==> flow/design.v <==
module ALU(
    clk,
    rst_n,
    valid,
    ready,
    mode,
    in_A,
    in_B,
    out
);
    input         clk, rst_n;
    input         valid;
    input  [1:0]  mode;  
    output        ready;
    input  [31:0] in_A, in_B;
    output [63:0] out;
    parameter IDLE = 3'd0;
    parameter MUL  = 3'd1;
    parameter DIV  = 3'd2;
    parameter AND = 3'd3;
    parameter OR = 3'd4;
    parameter OUT  = 3'd5;
    reg  [ 2:0] state, state_nxt;
    reg  [ 4:0] counter, counter_nxt;
    reg  [63:0] shreg, shreg_nxt;
    reg  [31:0] alu_in, alu_in_nxt;
    reg  [32:0] alu_out;
    reg         ready;
    assign out = shreg;
    always @(*) begin
        if(state==OUT) ready = 1;
        else ready = 0;
    end
    always @(*) begin
        case(state)
            IDLE: begin
                if(!valid)                state_nxt = IDLE;
                else if(valid && mode==0) state_nxt = MUL;
                else if(valid && mode==1) state_nxt = DIV;
                else if(valid && mode==2) state_nxt = AND;
                else                      state_nxt = OR;
            end
            MUL : state_nxt = (counter==31) ? OUT : MUL;
            DIV : state_nxt = (counter==31) ? OUT : DIV;
            AND : state_nxt = OUT;
            OR  : state_nxt = OUT;
            OUT : state_nxt = IDLE;
            default : state_nxt = IDLE;
        endcase
    end
    always @(*) begin
        if(state==MUL && counter<31) begin
            counter_nxt = counter + 1;
        end
        else if(state==DIV && counter<31) begin
            counter_nxt = counter + 1;
        end
        else begin
            counter_nxt = 0;
        end
    end
    always @(*) begin
        case(state)
            IDLE: begin
                if (valid) begin
                    alu_in_nxt = in_B;
                end
                else begin
                    alu_in_nxt = 0;
                end
            end
            OUT : begin
                alu_in_nxt = 0;
            end
            default: begin
                alu_in_nxt = alu_in;
            end
        endcase
    end
    always @(*) begin
        case(state)
            IDLE: alu_out = 0;
            MUL : begin
                if(shreg[0]==1)
                    alu_out = alu_in + shreg[63:32];
                else
                    alu_out = shreg[63:32];
            end
            DIV : begin
                if(shreg[62:31]>=alu_in) begin
                    alu_out = shreg[62:31] - alu_in;
                end
                else begin 
                    alu_out = shreg[62:31];
                end
            end
            AND : alu_out = shreg[31:0] & alu_in;
            OR  : alu_out = shreg[31:0] | alu_in;
            OUT : alu_out = 0;
            default : alu_out = 0;
        endcase
    end
    always @(*) begin
        case(state)
            IDLE: begin
                if (valid) begin
                    shreg_nxt[31:0] = in_A;
                    shreg_nxt[63:32] = 32'b0;
                end
                else begin
                    shreg_nxt[31:0] = 0;
                    shreg_nxt[63:32] = 32'b0;
                end
            end
            MUL : begin
                shreg_nxt = {alu_out, shreg[31:1]};
            end
            DIV : begin
                shreg_nxt = {alu_out[31:0], shreg[30:0], (shreg[62:31]>=alu_in)};
            end
            AND : shreg_nxt = {31'b0, alu_out};
            OR  : shreg_nxt = {31'b0, alu_out};
            OUT :  
            shreg_nxt = shreg;
            default :  
            shreg_nxt = shreg;
        endcase
    end
    always @(posedge clk or negedge rst_n) begin
        if (!rst_n) begin
            state <= IDLE;
            counter <= 0;
            shreg <= 0;
            alu_in <= 0;
        end
        else begin
            state <= state_nxt;
            counter <= counter_nxt;
            shreg <= shreg_nxt;
            alu_in <= alu_in_nxt;
        end
    end
endmodule
export LEC_CHECK = 0
export CAP_MARGIN = 20
export CELL_PAD_IN_SITES_DETAIL_PLACEMENT = 0
export CELL_PAD_IN_SITES_GLOBAL_PLACEMENT = 0
export CORE_MARGIN = 2
export CORE_UTILIZATION = 45
export SETUP_SLACK_MARGIN = 0.61
export SLEW_MARGIN = 20
create_clock -name core_clock -period 2.36 [get_ports {clk}]
run.sh (not shown) runs the stock make flow with config.mk's settings and CLKGATE_MAP_FILE=.
The first run completed, yet does not pass: setup timing.
==> next run, changes <==
--- a/flow/config.mk
+++ b/flow/config.mk
@@ -9,2 +8,0 @@
-export CELL_PAD_IN_SITES_DETAIL_PLACEMENT = 0
-export CELL_PAD_IN_SITES_GLOBAL_PLACEMENT = 0
@@ -12,2 +10 @@
-export CORE_UTILIZATION = 45
-export SETUP_SLACK_MARGIN = 0.61
+export CORE_UTILIZATION = 40
==> flow/constraint.sdc (replaced) <==
create_clock -name core_clock -period 8.0 [get_ports {clk}]
set_input_delay 1.6000 -clock core_clock [delete_from_list [all_inputs] [get_ports {clk}]]
set_output_delay 1.6000 -clock core_clock [all_outputs]
set_load 0.01 [all_outputs]
Outcome:
- With this change the flow ran to the end with no violations
- clock power went down by 72%
- via count went down by 15%
- die area went up by 12%
- worst hold slack improves by 0.29 ns
- critical path depth went down by 1
- setup slack improves by 4.8 ns
- global-route usage went down by 9.3 points
- final area went down by 28%
- non-clock buffer count went down by 369
- wire length went down by 18%

---

Setup of pepper:
Starts from the design.v that is shown in full above.
make LEC_CHECK=0 CAP_MARGIN=20 CELL_PAD_IN_SITES_DETAIL_PLACEMENT=0 CELL_PAD_IN_SITES_GLOBAL_PLACEMENT=0 CORE_MARGIN=2 CORE_UTILIZATION=70 CTS_CLUSTER_DIAMETER=42 CTS_CLUSTER_SIZE=35 HOLD_SLACK_MARGIN=-0.09 SETUP_SLACK_MARGIN=0.47 SLEW_MARGIN=20 finish   # period 3.64 ns
pepper did not finish; the tool stopped in global routing (5_1_grt) with error GRT-0232.
Edits applied to the flow inputs when going from pepper to cedar:
Settings: removing CTS_CLUSTER_SIZE (formerly 35); removing SETUP_SLACK_MARGIN (formerly 0.47); removing CTS_CLUSTER_DIAMETER (formerly 42); changing CORE_UTILIZATION from 70 to 40; removing HOLD_SLACK_MARGIN (formerly -0.09); removing CELL_PAD_IN_SITES_GLOBAL_PLACEMENT (formerly 0); removing CELL_PAD_IN_SITES_DETAIL_PLACEMENT (formerly 0); changing the clock period (ns, I/O delays scaled along) from 3.64 to 4.05.
==> comparison <==
cedar vs pepper, detailed-placement wirelength estimate went up by 1.2 mm. From cedar to pepper, number of cells in Yosys stat did not move at all. Chip width for cedar is higher than for pepper. Diff pepper -> cedar | instance area after placement | down slightly. cedar: done, clean on timing, DRC and antenna. cedar against pepper: core utilization before placement lost 31 points, quantity of gates resized following cts lost 41, synthesized cell count neither gained nor lost much. What pepper reported for area of the die has to be multiplied by 1.7 to get the figure for cedar.
Input changes introduced in lagoon (baseline for comparison: cedar):
Settings: CORE_UTILIZATION now 67, was 40; the clock period (ns, I/O delays scaled along) now 3.37, was 4.05.
[summary]
- [lagoon] flow finished | final checks: failed | reasons: negative setup slack
- Compared to cedar, lagoon has first-iteration DRC count 1147 higher.
- Area after synthesis: cedar vs lagoon identical
- Count of plain and timing-repair buffers in the layout went up by more than a quarter going from cedar to lagoon.
- cedar → lagoon: die area shrank by about 40%, worst hold slack shrank by 0.18 ns, global-route usage grew by 18 points, number of global-route vias before repair grew by about 8%.
- Delta (lagoon minus cedar): setup slack fell by 0.42 ns, multi-input combinational cell area climbed 2.5%.
- shreg[45] as the capturing element of the worst setup path was reported by cedar, and shreg[60] by lagoon.
--- input diff lagoon..ember ---
Settings: CTS_CLUSTER_DIAMETER newly set to 32; CORE_UTILIZATION changed from 67 to 70; CTS_CLUSTER_SIZE newly set to 37; the clock period (ns, I/O delays scaled along) changed from 3.37 to 2.87.
[summary]
In the summary table, ember is marked failed, with error DPL-0038 raised in clock tree synthesis (4_1_cts).
| number of distinct standard cells referenced by the synthesized netlist | lagoon vs ember | ≈ equal |
Re placed wire-length estimate after detailed placement: ember is about 26% up on lagoon.
ember vs lagoon: full die area down
Delta (ember minus lagoon): pre-CTS worst setup slack went down 0.53 ns; floorplan die height went down 2.6 um.

---

Starts from the design.v that is shown in full above.
==> flow/config.mk <==
export PLATFORM = sky130hd
export DESIGN_NAME = ALU
export DESIGN_NICKNAME = ALU
export VERILOG_FILES = /design/flow/design.v
export SDC_FILE = /design/flow/constraint.sdc
export NUM_CORES = 4
export LEC_CHECK = 0
export ABC_AREA = 1
export CAP_MARGIN = 30
export CELL_PAD_IN_SITES_DETAIL_PLACEMENT = 1
export CELL_PAD_IN_SITES_GLOBAL_PLACEMENT = 1
export CORE_MARGIN = 2
export CORE_UTILIZATION = 20
export CTS_CLUSTER_DIAMETER = 55
export GPL_TIMING_DRIVEN = 0
export MAX_ROUTING_LAYER = met4
export PLACE_DENSITY = 0.81
export SLEW_MARGIN = 25
export TNS_END_PERCENT = 85
==> flow/constraint.sdc <==
create_clock -name core_clock -period 4.58 [get_ports {clk}]
set_input_delay 0.9160 -clock core_clock [delete_from_list [all_inputs] [get_ports {clk}]]
set_output_delay 0.9160 -clock core_clock [all_outputs]
set_load 0.01 [all_outputs]
The first run went through all stages and came out clean.
Change:
Settings changed: ABC_AREA 1 to not set, CAP_MARGIN 30 to 20, CELL_PAD_IN_SITES_DETAIL_PLACEMENT 1 to not set, CELL_PAD_IN_SITES_GLOBAL_PLACEMENT 1 to not set, CORE_ASPECT_RATIO set to 0.5, CORE_UTILIZATION 20 to 69, CTS_CLUSTER_DIAMETER 55 to not set, GPL_TIMING_DRIVEN 0 to not set, MAX_ROUTING_LAYER met4 to not set, PLACE_DENSITY 0.81 to not set, SLEW_MARGIN 25 to 20, TNS_END_PERCENT 85 to 5.
Clock period 4.58 ns to 8.0 ns, I/O delays scaled along.
What happened: The changed run passed the timing, DRC and antenna checks; synthesized area came out lower by 12%; setup slack gets better by 2.5 ns; hold slack gets better by 0.085 ns; via count came out lower by 14%.

---

Setup of zinc:
RTL: the design.v shown in full above, as it stands there.
Settings: LEC_CHECK=0, CAP_MARGIN=20, CELL_PAD_IN_SITES_DETAIL_PLACEMENT=0, CELL_PAD_IN_SITES_GLOBAL_PLACEMENT=0, CORE_MARGIN=2, CORE_UTILIZATION=66, SETUP_SLACK_MARGIN=-0.18, SLEW_MARGIN=20; clock period 3.07 ns.
The flow completed for zinc, but it is not clean: the layout still shows negative setup slack.
--- input diff zinc..onyx ---
# zinc
export LEC_CHECK = 0
export CAP_MARGIN = 20
export CELL_PAD_IN_SITES_DETAIL_PLACEMENT = 0
export CELL_PAD_IN_SITES_GLOBAL_PLACEMENT = 0
export CORE_MARGIN = 2
export CORE_UTILIZATION = 66
export SETUP_SLACK_MARGIN = -0.18
export SLEW_MARGIN = 20
create_clock -name core_clock -period 3.07 [get_ports {clk}]
# onyx
export LEC_CHECK = 0
export CAP_MARGIN = 20
export CORE_MARGIN = 2
export CORE_UTILIZATION = 57
export CTS_CLUSTER_SIZE = 98
export SLEW_MARGIN = 20
create_clock -name core_clock -period 6.13 [get_ports {clk}]
Results
The flow did not stop early for onyx: all stages ran, and the layout cleared the timing, DRC and antenna checks.
What zinc reported for non-clock buffer count has to be multiplied by 0.45 to get the figure for onyx.
Row total stage count of the critical path: onyx lower / zinc higher
In the metrics for zinc and onyx, the one carrying the lower aggregate negative setup slack is zinc.
[onyx] worst setup slack rose 2.54 ns relative to zinc
Going from zinc to onyx, amount of wire on met3 after detailed routing shrank by more than a quarter.
Changes in violet relative to onyx:
# onyx
export LEC_CHECK = 0
export CAP_MARGIN = 20
export CORE_MARGIN = 2
export CORE_UTILIZATION = 57
export CTS_CLUSTER_SIZE = 98
export SLEW_MARGIN = 20
create_clock -name core_clock -period 6.13 [get_ports {clk}]
# violet
export LEC_CHECK = 0
export CAP_MARGIN = 20
export CORE_ASPECT_RATIO = 0.5
export CORE_MARGIN = 2
export CORE_UTILIZATION = 72
export SLEW_MARGIN = 20
create_clock -name core_clock -period 8.0 [get_ports {clk}]
### Flow results
Against onyx, violet reports a combinational group share of total power that is higher. Going from onyx to violet, number of global-route vias before repair now sits higher, data arrival at the endpoint of the critical path now sits higher, cell area after layout now sits lower, leakage power now sits lower. met5 as the highest metal layer used by the detailed router was reported by violet, and met4 by onyx.
[inputs] nickel vs violet
# violet
export LEC_CHECK = 0
export CAP_MARGIN = 20
export CORE_ASPECT_RATIO = 0.5
export CORE_MARGIN = 2
export CORE_UTILIZATION = 72
export SLEW_MARGIN = 20
create_clock -name core_clock -period 8.0 [get_ports {clk}]
# nickel
export LEC_CHECK = 0
export ABC_AREA = 1
export CAP_MARGIN = 40
export CELL_PAD_IN_SITES_DETAIL_PLACEMENT = 1
export CELL_PAD_IN_SITES_GLOBAL_PLACEMENT = 1
export CORE_MARGIN = 3
export CORE_UTILIZATION = 49
export CTS_CLUSTER_SIZE = 81
export MAX_ROUTING_LAYER = met4
export MIN_ROUTING_LAYER = met2
export SLEW_MARGIN = 10
export TNS_END_PERCENT = 40
create_clock -name core_clock -period 8.0 [get_ports {clk}]
--- outcome ---
Looking at final weighted congestion in routability-driven placement, nickel sits 0.13 above violet. Compared nickel against violet; CTS sink count within noise. Total placed cells including tap cells (lower): violet. nickel failed in global routing with GRT-0116. Compared to violet, nickel was floorplanned on a bigger die. Taking violet as the reference, in nickel cell area after synthesis has increased, AND-OR/OR-AND share of the synthesized area has decreased, core box area has increased.

---

== run A ==
Starts from the design.v that is shown in full above.
export LEC_CHECK = 0
export ABC_AREA = 1
export CAP_MARGIN = 20
export CORE_ASPECT_RATIO = 0.5
export CORE_MARGIN = 2
export CORE_UTILIZATION = 69
export CTS_CLUSTER_DIAMETER = 206
export CTS_CLUSTER_SIZE = 98
export SLEW_MARGIN = 20
export TNS_END_PERCENT = 15
create_clock -name core_clock -period 2.74 [get_ports {clk}]
STATUS run=run A STAGES=ALL_DONE FINAL_CHECKS=FAILED CAUSE=negative setup slack
Input-level comparison between run B and run A:
# run A
export LEC_CHECK = 0
export ABC_AREA = 1
export CAP_MARGIN = 20
export CORE_ASPECT_RATIO = 0.5
export CORE_MARGIN = 2
export CORE_UTILIZATION = 69
export CTS_CLUSTER_DIAMETER = 206
export CTS_CLUSTER_SIZE = 98
export SLEW_MARGIN = 20
export TNS_END_PERCENT = 15
create_clock -name core_clock -period 2.74 [get_ports {clk}]
# run B
export LEC_CHECK = 0
export ABC_AREA = 1
export CAP_MARGIN = 20
export CORE_MARGIN = 2
export CORE_UTILIZATION = 72
export SLEW_MARGIN = 20
create_clock -name core_clock -period 3.48 [get_ports {clk}]
--- outcome ---
- Against run A as the reference, run B delivers a lower switching power summed over all nets.
- Re worst setup slack after layout: run B and run A aren't equal, and the lower value belongs to run A.
- Post-detailed-placement cell area ends up higher on run A.
- Reported for run B and run A, area after synthesis turned out identical to the last digit.
- Max-slew headroom at the worst pin was lower in run B than in run A.
- Run B reached the final stage; the timing, DRC and antenna checks on its layout passed.
- Delta (run B minus run A): total die size fell by about 4.4%, wire length went down, fraction of power consumed by combinational cells dropped 5.1 points, length of routed wiring on met1 fell 1100 um, design area went down 7.7%.
Edits applied to the flow inputs when going from run B to run C:
# run B
export LEC_CHECK = 0
export ABC_AREA = 1
export CAP_MARGIN = 20
export CORE_MARGIN = 2
export CORE_UTILIZATION = 72
export SLEW_MARGIN = 20
create_clock -name core_clock -period 3.48 [get_ports {clk}]
# run C
export LEC_CHECK = 0
export ABC_AREA = 1
export CAP_MARGIN = 20
export CORE_MARGIN = 2
export CORE_UTILIZATION = 72
export CTS_CLUSTER_DIAMETER = 377
export CTS_CLUSTER_SIZE = 98
export PLACE_DENSITY = 0.39
export SLEW_MARGIN = 20
export TNS_END_PERCENT = 10
create_clock -name core_clock -period 6.13 [get_ports {clk}]
## What came out
Maximum fanout along the worst path was higher in the run labelled run C.
From run B to run C, multi-input logic area did not move at all.
After synthesis and placement, the instance count of run C is below that of run B.
Final cell area excluding filler cells, run B and run C, lower one = run C.

---

// ALU: RTL as listed in full above, without the edits since
Settings: LEC_CHECK=0, CAP_MARGIN=0, CELL_PAD_IN_SITES_DETAIL_PLACEMENT=2, CELL_PAD_IN_SITES_GLOBAL_PLACEMENT=1, CORE_MARGIN=10, CORE_UTILIZATION=52, CTS_CLUSTER_SIZE=62, MIN_ROUTING_LAYER=met2, PLACE_DENSITY_LB_ADDON=0.01, SETUP_SLACK_MARGIN=0.61, SLEW_MARGIN=20; clock period 2.36 ns.
The baseline ended with an error in 3_5_place_dp on DPL-0033.
Then changed:
- CAP_MARGIN: 0 -> 20
- CELL_PAD_IN_SITES_DETAIL_PLACEMENT: 2 -> 0
- CORE_UTILIZATION: 52 -> 39
- CTS_CLUSTER_DIAMETER: not set -> 335
- CTS_CLUSTER_SIZE: 62 -> 98
- MIN_ROUTING_LAYER: met2 -> not set
- PLACE_DENSITY_LB_ADDON: 0.01 -> not set
- SETUP_SLACK_MARGIN: 0.61 -> -0.22
- TNS_END_PERCENT: not set -> 5
Result: With this change the flow reached the layout checks and failed them: negative setup slack. Die area goes up by about 30%. Area after synthesis does not change. Synthesized cell count does not change.
Power figures rest on the tool's default switching activity, not on a simulated workload.
